==> v23: inputs <==
// alu
module alu(
	output reg[16 - 1:0] 		data_out,
	output reg 						  		valid_out,
	output reg							  		cmd_out,
	input [16 - 1:0] 			data_in,
	input 							  			valid_in,
	input 							  			cmd_in,
	output reg 									 	amm_read,
	output reg[8 - 1:0] 		amm_address,
	input [8 - 1:0] 			amm_readdata,
	input 									 			amm_waitrequest,
	input[1:0] 							 			amm_response,
	input clk,
	input rst_n
	);
Settings: LEC_CHECK=0, CAP_MARGIN=20, CELL_PAD_IN_SITES_DETAIL_PLACEMENT=0, CORE_ASPECT_RATIO=1.01, CORE_MARGIN=7, CORE_UTILIZATION=53, CTS_CLUSTER_SIZE=47, GPL_ROUTABILITY_DRIVEN=0, MAX_ROUTING_LAYER=met5, SLEW_MARGIN=0, TNS_END_PERCENT=35; clock period 5.0 ns.
run.sh (not shown) runs the stock make flow with config.mk's settings and CLKGATE_MAP_FILE=.
==> v9: changes against v23 <==
CELL_PAD_IN_SITES_DETAIL_PLACEMENT = not set   (was 0)
CORE_ASPECT_RATIO = not set   (was 1.01)
CORE_MARGIN = 2   (was 7)
CORE_UTILIZATION = 72   (was 53)
CTS_CLUSTER_DIAMETER = 25   (was not set)
CTS_CLUSTER_SIZE = 37   (was 47)
GPL_ROUTABILITY_DRIVEN = not set   (was 0)
MAX_ROUTING_LAYER = not set   (was met5)
PLACE_DENSITY = 0.37   (was not set)
SLEW_MARGIN = 20   (was 0)
TNS_END_PERCENT = not set   (was 35)
==> flow/constraint.sdc (replaced) <==
create_clock -name core_clock -period 3.79 [get_ports {clk}]
set_input_delay 0.7580 -clock core_clock [delete_from_list [all_inputs] [get_ports {clk}]]
set_output_delay 0.7580 -clock core_clock [all_outputs]
set_load 0.01 [all_outputs]
==> v27: changes against v23 <==
CELL_PAD_IN_SITES_DETAIL_PLACEMENT = not set   (was 0)
CORE_ASPECT_RATIO = not set   (was 1.01)
CORE_MARGIN = 2   (was 7)
CORE_UTILIZATION = 40   (was 53)
CTS_CLUSTER_SIZE = not set   (was 47)
GPL_ROUTABILITY_DRIVEN = not set   (was 0)
MAX_ROUTING_LAYER = not set   (was met5)
SLEW_MARGIN = 20   (was 0)
TNS_END_PERCENT = not set   (was 35)
==> flow/constraint.sdc (replaced) <==
create_clock -name core_clock -period 4.78 [get_ports {clk}]
set_input_delay 0.9560 -clock core_clock [delete_from_list [all_inputs] [get_ports {clk}]]
set_output_delay 0.9560 -clock core_clock [all_outputs]
set_load 0.01 [all_outputs]
==> run summary <==
Core area -> 37760 µm²
Stop stage -> global routing
Grt met3 use -> 71.05%
GRT Total Usage -> 81.89%
First error -> [ERROR GRT-0116] Global routing finished with congestion. Check the congestion regions in the DRC Viewer.
Status -> aborted with a tool error
-- figures above: v9

==> run summary <==
Type of origin of the critical path -> register
Residual DRC count -> 0
Async SR Flop Fraction -> 0%
Worst r2r path cells -> 19
Grt met3 use -> 4.418%
Busiest layer in global routing -> met2
Post-Layout Inst Area -> 31710 µm²
GRT Total Usage -> 24.59%
Status -> no timing/DRC/antenna violations
-- figures above: v23

==> run summary <==
Status -> no timing/DRC/antenna violations
Power in combinational cells -> 493 µW
Fmax -> 218.8 MHz
Non-Filler Instances -> 2861
Post-synth EDFFs -> 576
Met1 wire length -> 32080 µm
Grt met3 use -> 3.411%
Core area -> 68590 µm²
ANT nets after route -> 0
GRT Total Usage -> 21.20%
-- figures above: v27


==> run Y <==
==> flow/design.v <==
module alu(
	output reg[16 - 1:0] 		data_out,
	output reg 						  		valid_out,
	output reg							  		cmd_out,
	input [16 - 1:0] 			data_in,
	input 							  			valid_in,
	input 							  			cmd_in,
	output reg 									 	amm_read,
	output reg[8 - 1:0] 		amm_address,
	input [8 - 1:0] 			amm_readdata,
	input 									 			amm_waitrequest,
	input[1:0] 							 			amm_response,
	input clk,
	input rst_n
	);
	localparam ST_READ_HEAD = 3'h0, ST_READ_PAYLOAD = 3'h1, ST_DECODE = 3'h2, ST_OP_CODE = 3'h3,
	           ST_ERROR = 3'h4, ST_SEND = 3'h5, ST_SEND2 = 3'h6;
	reg[7:0] date[63:0];
	reg      is_addr[63:0];
	reg[5:0] numar_val;
	reg[5:0] i;
	reg[3:0] operatie;
	reg[2:0] state;
	reg[11:0] rez;
	reg       err;
	wire[5:0] last = numar_val - 6'd1;
	wire[7:0] cur  = date[i];
	reg[11:0] rez_next;
	reg       op_err;
	always @(*) begin
		rez_next = rez;
		op_err   = 1'b0;
		case(operatie)
			4'd0: rez_next = rez + {4'h0, cur};
			4'd1: rez_next = (i == 6'd0) ? {4'h0, cur} : (rez & {4'h0, cur});
			4'd2: rez_next = rez | {4'h0, cur};
			4'd3: rez_next = rez ^ {4'h0, cur};
			4'd4: if(numar_val == 6'd1) rez_next = {4'h0, ~cur}; else op_err = 1'b1;
			4'd5: if(numar_val == 6'd1) rez_next = {4'h0, cur} + 12'd1; else op_err = 1'b1;
			4'd6: if(numar_val == 6'd1) rez_next = {4'h0, cur} - 12'd1; else op_err = 1'b1;
			4'd7: if(numar_val == 6'd1) rez_next = {4'h0, 8'd0 - cur}; else op_err = 1'b1;
			4'd8: if(numar_val == 6'd2) rez_next = {4'h0, date[0] >> date[1]}; else op_err = 1'b1;
			4'd9: if(numar_val == 6'd2) rez_next = {4'h0, date[0] << date[1]}; else op_err = 1'b1;
			default: op_err = 1'b1;
		endcase
	end
	always @(posedge clk) begin
		if(!rst_n) begin
			state     <= ST_READ_HEAD;
			valid_out <= 1'b0;
			cmd_out   <= 1'b0;
			data_out  <= 0;
			amm_read  <= 1'b0;
			amm_address <= 0;
			i         <= 0;
			numar_val <= 0;
			operatie  <= 0;
			rez       <= 0;
			err       <= 1'b0;
		end
		else begin
			case(state)
				ST_READ_HEAD: begin
					valid_out <= 1'b0;
					cmd_out   <= 1'b0;
					i         <= 0;
					err       <= 1'b0;
					if(valid_in && cmd_in) begin
						numar_val <= data_in[5:0];
						operatie  <= data_in[11:8];
						if(data_in[5:0] == 6'd0)
							state <= ST_ERROR;
						else
							state <= ST_READ_PAYLOAD;
					end
				end
				ST_READ_PAYLOAD: begin
					if(valid_in) begin
						date[i]    <= data_in[7:0];
						is_addr[i] <= data_in[8];
						i <= i + 6'd1;
						if(i == last) begin
							i     <= 0;
							state <= ST_DECODE;
						end
					end
				end
				ST_DECODE: begin  
					if(is_addr[i]) begin
						if(!amm_read) begin
							amm_read    <= 1'b1;
							amm_address <= cur;
						end
						else if(!amm_waitrequest) begin
							amm_read <= 1'b0;
							if(amm_response != 2'b00)
								state <= ST_ERROR;
							else begin
								date[i]    <= amm_readdata;
								is_addr[i] <= 1'b0;
								i <= i + 6'd1;
								if(i == last) begin
									i     <= 0;
									rez   <= 0;
									state <= ST_OP_CODE;
								end
							end
						end
					end
					else begin
						i <= i + 6'd1;
						if(i == last) begin
							i     <= 0;
							rez   <= 0;
							state <= ST_OP_CODE;
						end
					end
				end
				ST_OP_CODE: begin  
					rez <= rez_next;
					i   <= i + 6'd1;
					if(op_err)
						state <= ST_ERROR;
					else if(i == last)
						state <= ST_SEND;
				end
				ST_ERROR: begin
					rez   <= 12'hbad;
					err   <= 1'b1;
					state <= ST_SEND;
				end
				ST_SEND: begin
					data_out  <= {11'h0, err, operatie};
					valid_out <= 1'b1;
					cmd_out   <= 1'b1;
					state     <= ST_SEND2;
				end
				ST_SEND2: begin
					data_out <= {4'h0, rez};
					cmd_out  <= 1'b0;
					state    <= ST_READ_HEAD;
				end
				default: state <= ST_READ_HEAD;
			endcase
		end
	end
endmodule
==> flow/run.sh <==
#!/bin/bash
# the make line also repeats each setting of config.mk as NAME=value (left out here)
make -C /OpenROAD-flow-scripts/flow DESIGN_CONFIG=/design/flow/config.mk WORK_HOME=/design/flow/orfs CLKGATE_MAP_FILE= finish
==> flow/config.mk <==
export PLATFORM = sky130hd
export DESIGN_NAME = alu
export DESIGN_NICKNAME = alu
export VERILOG_FILES = /design/flow/design.v
export SDC_FILE = /design/flow/constraint.sdc
export NUM_CORES = 4
export LEC_CHECK = 0
export CAP_MARGIN = 40
export CORE_MARGIN = 9
export CORE_UTILIZATION = 72
export CTS_CLUSTER_DIAMETER = 363
export GPL_TIMING_DRIVEN = 1
export HOLD_SLACK_MARGIN = 0.3
export MAX_ROUTING_LAYER = met4
export PLACE_DENSITY = 0.64
export SETUP_SLACK_MARGIN = -0.32
export SLEW_MARGIN = 25
==> flow/constraint.sdc <==
create_clock -name core_clock -period 4.17 [get_ports {clk}]
set_input_delay 0.8340 -clock core_clock [delete_from_list [all_inputs] [get_ports {clk}]]
set_output_delay 0.8340 -clock core_clock [all_outputs]
set_load 0.01 [all_outputs]
==> inputs of run X, as changes to run Y <==
- ABC_AREA: unset -> 1
- CAP_MARGIN: 40 -> 20
- CORE_MARGIN: 9 -> 2
- CORE_UTILIZATION: 72 -> 57
- CTS_CLUSTER_DIAMETER: 363 -> unset
- GPL_TIMING_DRIVEN: 1 -> unset
- HOLD_SLACK_MARGIN: 0.3 -> unset
- MAX_ROUTING_LAYER: met4 -> unset
- PLACE_DENSITY: 0.64 -> unset
- SETUP_SLACK_MARGIN: -0.32 -> unset
- SLEW_MARGIN: 25 -> 20
==> flow/constraint.sdc (replaced) <==
create_clock -name core_clock -period 2.7 [get_ports {clk}]
set_input_delay 0.5400 -clock core_clock [delete_from_list [all_inputs] [get_ports {clk}]]
set_output_delay 0.5400 -clock core_clock [all_outputs]
set_load 0.01 [all_outputs]
==> comparison table <==
| metric | run Y | run X |
|---|---|---|
| Status | complete, but fails checks | complete, but fails checks |
| Reasons for failing layout checks | setup timing | setup timing |
| Total placed cells including tap cells | 2,392 | 3,575 |
| Final setup vio count | 1,001 | 1,185 |
| Count of filler cells inserted in the layout | 1,410 | 3,482 |
| R2r worst-path depth | 18 | 28 |
| Internal power | 10.64 mW | 17.55 mW |
| Tmin final | 4.573 ns | 3.544 ns |
| Hold Path Sink | rez[11] | data_out[8] |
| Placement Cell Area | 30,250 um2 | 31,810 um2 |
| Worst-case setup slack after placement | -0.3754 ns | -0.8677 ns |
| Clock network area share | 6.424% | 6.263% |
| Initial DRC count | 4,074 | 2,584 |
| Logic share of the area | 25.79% | 25.27% |
| Seq share, synth | 67.13% | 65.81% |
| Well tap count | 511 | 664 |
| Worst EP required | 4.69 ns | 3.24 ns |
| Length of routed met3 wiring | 14.97 mm | 7.078 mm |
| Signal buffers share of area | 8.209% | 12.32% |
| Share of total power in sequential cells | 51.5% | 46.8% |
| Post_cts resized | 2 | 45 |
| Switching power summed over all nets | 2.972 mW | 5.643 mW |

==> inputs of 01-21 <==
// alu: RTL as listed in full above, without the edits since
export LEC_CHECK = 0
export CAP_MARGIN = 20
export CORE_MARGIN = 2
export CORE_UTILIZATION = 67
export CTS_CLUSTER_SIZE = 95
export SLEW_MARGIN = 20
create_clock -name core_clock -period 6.21 [get_ports {clk}]
==> 11-03: changes against 01-21 <==
CAP_MARGIN = 0   (was 20)
CORE_UTILIZATION = 72   (was 67)
CTS_CLUSTER_DIAMETER = 360   (was default)
CTS_CLUSTER_SIZE = 42   (was 95)
SETUP_SLACK_MARGIN = -0.14   (was default)
==> flow/constraint.sdc (replaced) <==
create_clock -name core_clock -period 2.01 [get_ports {clk}]
set_input_delay 0.4020 -clock core_clock [delete_from_list [all_inputs] [get_ports {clk}]]
set_output_delay 0.4020 -clock core_clock [all_outputs]
set_load 0.01 [all_outputs]
==> 01-19: changes against 01-21 <==
CORE_UTILIZATION = 66   (was 67)
CTS_CLUSTER_DIAMETER = 306   (was default)
CTS_CLUSTER_SIZE = default   (was 95)
GPL_TIMING_DRIVEN = 1   (was default)
MAX_ROUTING_LAYER = met4   (was default)
SETUP_SLACK_MARGIN = 0.62   (was default)
SLEW_MARGIN = 25   (was 20)
==> flow/constraint.sdc (replaced) <==
create_clock -name core_clock -period 3.14 [get_ports {clk}]
set_input_delay 0.6280 -clock core_clock [delete_from_list [all_inputs] [get_ports {clk}]]
set_output_delay 0.6280 -clock core_clock [all_outputs]
set_load 0.01 [all_outputs]
==> 07-28: changes against 01-21 <==
CORE_UTILIZATION = 40   (was 67)
CTS_CLUSTER_SIZE = default   (was 95)
==> flow/constraint.sdc (replaced) <==
create_clock -name core_clock -period 3.89 [get_ports {clk}]
set_input_delay 0.7780 -clock core_clock [delete_from_list [all_inputs] [get_ports {clk}]]
set_output_delay 0.7780 -clock core_clock [all_outputs]
set_load 0.01 [all_outputs]
==> results <==
| quantity | 01-19 | 07-28 | 01-21 | 11-03 |
|---|---|---|---|---|
| Share of final layout cell area taken by clock buffers and inverters | 5.817% | 6.299% | 6.426% | - |
| Worst setup path category | reg2reg | reg2reg | reg2reg | - |
| Relative contribution of combinational cells to total power | 5.2% | 4.9% | 3.9% | - |
| Placement Cell Area | 31010 sq um | 31330 sq um | 29010 sq um | 31150 sq um |
| Count of fill cells added during filler insertion | 1957 | 5588 | 2370 | - |
| Length in cells of the worst reg-to-reg path | 15 | 19 | 11 | - |
| Number of logged tool warnings | 48 | 45 | 44 | - |
| Result of the run | failed layout checks | failed layout checks | complete, no violations | stopped before the end |
| Last stage reached | - | - | - | 5_1_grt |
| Reasons for failing layout checks | setup timing | setup timing | - | - |
| Max-cap violation count | 0 | 0 | 0 | - |
| Post_cts resized | 103 | 78 | 0 | 267 |
| Flop+latch power | 9.31 mW | 7.52 mW | 4.72 mW | - |
| Internal portion of total power | 13.99 mW | 11.47 mW | 6.955 mW | - |
| Power density over the cells | 516.4 nW/um^2 | 422.6 nW/um^2 | 282.9 nW/um^2 | - |

==> run K: inputs <==
RTL: the design.v shown in full above, as it stands there.
Settings: LEC_CHECK=0, CAP_MARGIN=20, CORE_MARGIN=2, CORE_UTILIZATION=70, CTS_CLUSTER_DIAMETER=360, CTS_CLUSTER_SIZE=42, PLACE_DENSITY_LB_ADDON=0.0, SETUP_SLACK_MARGIN=0.57, SLEW_MARGIN=20; clock period 2.01 ns.
==> inputs of run R, as changes to run K <==
Settings changed: CORE_UTILIZATION 70 to 72, CTS_CLUSTER_DIAMETER 360 to default, CTS_CLUSTER_SIZE 42 to 37, PLACE_DENSITY_LB_ADDON 0.0 to default, SETUP_SLACK_MARGIN 0.57 to default.
==> flow/constraint.sdc (replaced) <==
create_clock -name core_clock -period 4.01 [get_ports {clk}]
set_input_delay 0.8020 -clock core_clock [delete_from_list [all_inputs] [get_ports {clk}]]
set_output_delay 0.8020 -clock core_clock [all_outputs]
set_load 0.01 [all_outputs]
==> deck_impl_summary.md <==
Physical Implementation Snapshot

Status
  – Status: complete, but fails checks
  – SO Viols: negative setup slack

STA
  – Setup violations, final: 20
  – Final WS setup: -0.316 ns

Placed design
  – DP Wirelength: 47,600 um
  – Inst Count DP: 2,321
  – Pre-CTS WS: -0.195 ns

Global routing
  – Met3 usage: around an eighth
  – Grt met2 use: about two thirds
  – Gr usage total: 42.8%

Clock tree
  – CTS Buf Count: approximately 60

Die
  – Chip Footprint: 40,100 um^2
The numbers above come from run R.

==> deck_impl_summary.md <==
Implementation Results

Status
  – Status: did not finish
  – Error: [ERROR GRT-0232] Routing congestion too high. Check the congestion heatmap in the GUI.
  – Fail Step: global routing (5_1_grt)

Placed design
  – DP Wirelength: 57,900 um
  – Pre-CTS WS: -2.24 ns

Clock tree
  – CTS Buf Count: 19

Global routing
  – Gr usage total: 65.6%
The numbers above come from run K.


==> 04-17 <==
RTL: the design.v shown in full above, as it stands there.
export LEC_CHECK = 0
export CAP_MARGIN = 20
export CORE_MARGIN = 9
export CORE_UTILIZATION = 28
export CTS_CLUSTER_DIAMETER = 306
export GPL_TIMING_DRIVEN = 1
export MAX_ROUTING_LAYER = met4
export SETUP_SLACK_MARGIN = 0.62
export SLEW_MARGIN = 25
create_clock -name core_clock -period 4.99 [get_ports {clk}]
==> 08-23: changes against 04-17 <==
CORE_MARGIN = 2   (was 9)
CORE_UTILIZATION = 40   (was 28)
CTS_CLUSTER_DIAMETER = not set   (was 306)
GPL_ROUTABILITY_DRIVEN = 0   (was not set)
GPL_TIMING_DRIVEN = not set   (was 1)
SETUP_SLACK_MARGIN = not set   (was 0.62)
SLEW_MARGIN = 20   (was 25)
==> flow/constraint.sdc (replaced) <==
create_clock -name core_clock -period 5.0 [get_ports {clk}]
set_input_delay 1.0000 -clock core_clock [delete_from_list [all_inputs] [get_ports {clk}]]
set_output_delay 1.0000 -clock core_clock [all_outputs]
set_load 0.01 [all_outputs]
==> 04-15: changes against 04-17 <==
CORE_MARGIN = 2   (was 9)
CORE_UTILIZATION = 66   (was 28)
==> flow/constraint.sdc (replaced) <==
create_clock -name core_clock -period 3.09 [get_ports {clk}]
set_input_delay 0.6180 -clock core_clock [delete_from_list [all_inputs] [get_ports {clk}]]
set_output_delay 0.6180 -clock core_clock [all_outputs]
set_load 0.01 [all_outputs]
==> qor summary <==
| metric | 04-15 | 08-23 | 04-17 |
|---|---|---|---|
| Status | finished with violations | no timing/DRC/antenna violations | no timing/DRC/antenna violations |
| Violated checks | negative setup slack | - | - |
| Switching component of the power | 3980 uW | 2330 uW | 2400 uW |
| Routed length on met3 | 11500 um | 5390 um | 5750 um |
| Area share of buffers outside the clock network | 0.109 | 0.0636 | 0.0569 |
| Cell with the biggest individual delay on the critical path | sky130_fd_sc_hd__mux4_2 | sky130_fd_sc_hd__nor2_1 | sky130_fd_sc_hd__mux4_1 |
| Clock net power | 7740 uW | 4760 uW | 5020 uW |
| Met1 track demand over resource in global routing | 0.560 | 0.282 | 0.180 |
| Clock-cell share of area | 0.0586 | 0.0640 | 0.0668 |
| Sw Share | 0.220 | 0.210 | 0.211 |
| Top achievable clock speed | 252 MHz | 218 MHz | 233 MHz |
| Sequential share of power | 0.521 | 0.528 | 0.516 |
| Final hold slack | 0.498 ns | 0.495 ns | 0.498 ns |
| Final Power | 18100 uW | 11100 uW | 11400 uW |
| GR met2 Demand/Resource | 0.630 | 0.337 | 0.210 |
| Die boundary width | 209 um | 267 um | 333 um |
| Destination of the critical timing path | rez[6]$_SDFFE_PN0P_ | rez[9]$_SDFFE_PN0P_ | date[25][7]$_DFFE_PP_ |
| Clock latency on the worst-skew pair | 0.66 ns | 0.60 ns | 0.62 ns |
| Placement Setup Slack | -0.945 ns | 0.0803 ns | 0.235 ns |
| Launch instance of the worst min-delay path | err$_SDFFE_PN0P_ | amm_address[7]$_SDFFE_PN0P_ | cmd_out$_SDFFE_PN0P_ |
| CTS buffer count | 61 | 68 | 69 |
| Endpoint, Worst Hold | err$_SDFFE_PN0P_ | amm_address[7]$_SDFFE_PN0P_ | cmd_out$_SDFFE_PN0P_ |
| Sum of negative setup slack | -685.07 ns | 0 ns | 0 ns |
| Final instance area | 34200 um2 | 32400 um2 | 32900 um2 |
| Number of placement rows | 75 | 96 | 114 |
Power figures rest on the tool's default switching activity, not on a simulated workload.
